==> inputs of branch raven <==
==> flow/design.v <==
`timescale 1ns / 1ps
module apb_master#(parameter addr_width =5 , data_width = 16) (
    input bit pclk,                   
    input bit preset_n,               
    input logic pready,               
    input logic transfer,             
    input logic [data_width - 1 : 0] prdata,  
    input logic [addr_width - 1 : 0] apb_paddr,  
    input logic [data_width - 1 : 0] apb_pwdata,  
    input logic apb_control,          
    output logic [addr_width - 1 : 0] paddr,  
    output logic pselx,               
    output bit penable,               
    output logic pwrite,              
    output logic [data_width - 1 : 0] pwdata,  
    output logic [data_width / 8 - 1 : 0] pstrb,  
    output logic [data_width - 1 : 0] apb_prdata  
);
localparam logic [2:0] idle   = 3'b001;  
localparam logic [2:0] setup  = 3'b010;  
localparam logic [2:0] access = 3'b100;  
logic [2:0] present_state, next_state;   
logic [data_width - 1 : 0] temp_apb_prdata;
always_ff @(posedge pclk, negedge preset_n) begin
    if (!preset_n)
        present_state <= idle;       
    else
        present_state <= next_state;  
end
always_comb begin
    case (present_state)
        idle: begin
            if (transfer) begin
                next_state = setup;
            end else begin
                next_state = idle;
            end
        end
        setup: begin
            if (transfer) begin 
                next_state = access;
            end else begin
                next_state = idle;
            end
        end
        access: begin
            if (pready == 'b1) begin
                next_state = idle;
            end else begin
                next_state = access;  
            end
        end
        default: next_state = idle;   
    endcase
end
always_comb begin
    case (present_state)
        idle: begin
            pselx   = 'b0;   
            penable = 'b0;   
        end
        setup: begin
            pselx   = 'b1;   
            penable = 'b0;   
        end
        access: begin
            pselx   = 'b1;   
            penable = 'b1;   
        end
        default: begin
            pselx   = 'b0;
            penable = 'b0;
        end
    endcase
end           
always_comb begin
    if ((present_state == setup) || (present_state == access)) begin
        paddr = apb_paddr;  
        if (apb_control) begin  
            pwdata = apb_pwdata;
        end else begin  
            pwdata = 'b0;
        end
    end else begin  
        paddr = 'b0;
        pwdata = 'b0;
    end
end
always_ff @(posedge pclk, negedge preset_n) begin
    if (!preset_n) begin
        temp_apb_prdata <= '0;
    end else if (pready && !apb_control) begin
        temp_apb_prdata <= prdata;
    end
end
always_comb begin
    if (pwrite && pselx && penable) begin
        pstrb = {data_width / 8 {1'b1}};
    end else begin
        pstrb = 'b0;  
    end
end
assign pwrite = apb_control;
assign apb_prdata=temp_apb_prdata;
endmodule
`timescale 1ns / 1ps
module apb_slave#(
    parameter addr_width = 5,
    parameter data_width = 16
)(
    input  logic pclk,
    input  logic preset_n,
    input  logic pselx,
    input  logic penable,
    input  logic pwrite,
    input  logic [addr_width - 1 : 0] paddr,
    input  logic [data_width - 1 : 0] pwdata,
    output logic [data_width - 1 : 0] apb_spwdata,
    output logic [data_width - 1 : 0] prdata,
    output logic pready
);
    logic [data_width-1:0] mem [0:2**addr_width]; 
    typedef enum logic [1:0] {
        IDLE = 2'b00,
        SETUP = 2'b01,
        ACCESS = 2'b10
    } state_t;
    state_t present_state, next_state;
    always_ff @(posedge pclk or negedge preset_n) begin
        if (!preset_n)
            present_state <= IDLE;
        else
            present_state <= next_state;
    end 
    always_comb begin
        case (present_state)
            IDLE: begin
                if (pselx && !penable)  
                    next_state = SETUP;
                else
                    next_state = IDLE;
            end
            SETUP: begin
                if (pselx && penable)  
                    next_state = ACCESS;
                else
                    next_state = IDLE;
            end
            ACCESS: begin
                if (!pselx)  
                    next_state = IDLE;
                else
                    next_state = SETUP;  
            end
            default: next_state = IDLE;
        endcase
    end
    always_ff @(posedge pclk or negedge preset_n) begin
        if (!preset_n)
            pready <= 1'b0;
        else if (present_state == ACCESS)
            pready <= 1'b1;
        else
            pready <= 1'b0;
    end
    always_ff @(posedge pclk) begin
       if (pready && pwrite) begin
            mem[paddr] <= pwdata;
            apb_spwdata <= pwdata;
        end
    end
    always_ff @(posedge pclk) begin
        if (pready && !pwrite)
            prdata <= mem[paddr];
    end
endmodule
`timescale 1ns / 1ps
module apb_wrapper#(parameter addr_width = 5, data_width = 16)(
    input bit pclk,                   
    input bit preset_n,               
    input logic transfer,  
    input logic [addr_width - 1 : 0] apb_paddr,  
    input logic [data_width - 1 : 0] apb_pwdata,  
    input logic apb_control ,         
    output logic [data_width - 1 : 0] apb_spwdata,   
    output logic [data_width - 1 : 0] apb_prdata  
    );
    logic [addr_width-1:0] paddr;
    logic pselx;
    bit penable;
    logic pwrite;
    logic [data_width-1:0] pwdata;
    logic [data_width/8-1:0] pstrb; 
    logic                    pready;
    logic [data_width -1:0]  prdata;
    apb_master #(.addr_width(addr_width), .data_width(data_width)) DUT (
        .pclk(pclk),
        .preset_n(preset_n),
        .pready(pready),
        .transfer(transfer),
        .prdata(prdata),
        .apb_paddr(apb_paddr),
        .apb_pwdata(apb_pwdata),
        .apb_control(apb_control),
        .paddr(paddr),
        .pselx(pselx),
        .penable(penable),
        .pwrite(pwrite),
        .pwdata(pwdata),
        .pstrb(pstrb),
        .apb_prdata(apb_prdata)
    );
     apb_slave #(
        .addr_width(addr_width),
        .data_width(data_width)
    ) dut (
        .pclk       (pclk),
        .preset_n   (preset_n),
        .pselx      (pselx),
        .penable    (penable),
        .pwrite     (pwrite),
        .paddr      (paddr),
        .pwdata     (pwdata),
        .apb_spwdata(apb_spwdata),
        .prdata     (prdata),
        .pready     (pready)
    );
endmodule
==> flow/run.sh <==
#!/bin/bash
# the make line also repeats each setting of config.mk as NAME=value (left out here)
make -C /OpenROAD-flow-scripts/flow DESIGN_CONFIG=/design/flow/config.mk WORK_HOME=/design/flow/orfs CLKGATE_MAP_FILE= finish
==> flow/config.mk <==
export PLATFORM = sky130hd
export DESIGN_NAME = apb_wrapper
export DESIGN_NICKNAME = apb_wrapper
export VERILOG_FILES = /design/flow/design.v
export SDC_FILE = /design/flow/constraint.sdc
export NUM_CORES = 4
export LEC_CHECK = 0
export ABC_AREA = 1
export CAP_MARGIN = 20
export CORE_MARGIN = 2
export CORE_UTILIZATION = 64
export PLACE_DENSITY = 0.36
export SLEW_MARGIN = 20
==> flow/constraint.sdc <==
create_clock -name core_clock -period 2.97 [get_ports {pclk}]
set_input_delay 0.5940 -clock core_clock [delete_from_list [all_inputs] [get_ports {pclk}]]
set_output_delay 0.5940 -clock core_clock [all_outputs]
set_load 0.01 [all_outputs]
==> branch onyx (differences from branch raven) <==
- ABC_AREA: 1 -> unset
- CELL_PAD_IN_SITES_DETAIL_PLACEMENT: unset -> 1
- CORE_UTILIZATION: 64 -> 33
- PLACE_DENSITY: 0.36 -> 0.64
==> flow/constraint.sdc (replaced) <==
create_clock -name core_clock -period 4.34 [get_ports {pclk}]
set_input_delay 0.8680 -clock core_clock [delete_from_list [all_inputs] [get_ports {pclk}]]
set_output_delay 0.8680 -clock core_clock [all_outputs]
set_load 0.01 [all_outputs]
==> design notes <==
The flow ran to the end and the layout has no timing, DRC or antenna violations. The tools report the detailed-routed wire length on met3 as 5.873 mm. Dividing the synthesized area by the synthesized cell count gives 17.54 um2. The number of nets in the synthesized netlist is 1246.

For the worst reg-to-reg path, the endpoint reported by OpenROAD is dut.mem[13][0]. The run gives 93 for the site row count. The tools report the capturing element of the worst setup path as dut.prdata[5]. The post-synthesis share of cell area spent on and, or, nand and nor gates came out at 4.867%.

The cell-mix breakdown from Yosys lists the compound-gate area share as 9.669%. Per the final report, the share of cell area in non-clock buffers is 5.515%.
(the above is from branch onyx)
==> design notes <==
Of the total synthesized cell area, the portion taken by AND, OR, NAND and NOR gates is 21.93%. In the detailed route, the total length drawn on met3 is 6.798 mm. With the non-clock buffer share of cell area at 7.128%, the per-instance average area after synthesis is 10.98 um2. The capturing element of the worst setup path is dut.prdata[2]. In this run the critical register-to-register path is captured at dut.prdata[2]. The cell-mix breakdown from Yosys lists the compound-gate area share as 0.9469%. Synthesis produced a netlist with a net count of 2179.

The run finished with no timing, DRC or antenna violations.
(the above is from branch raven)
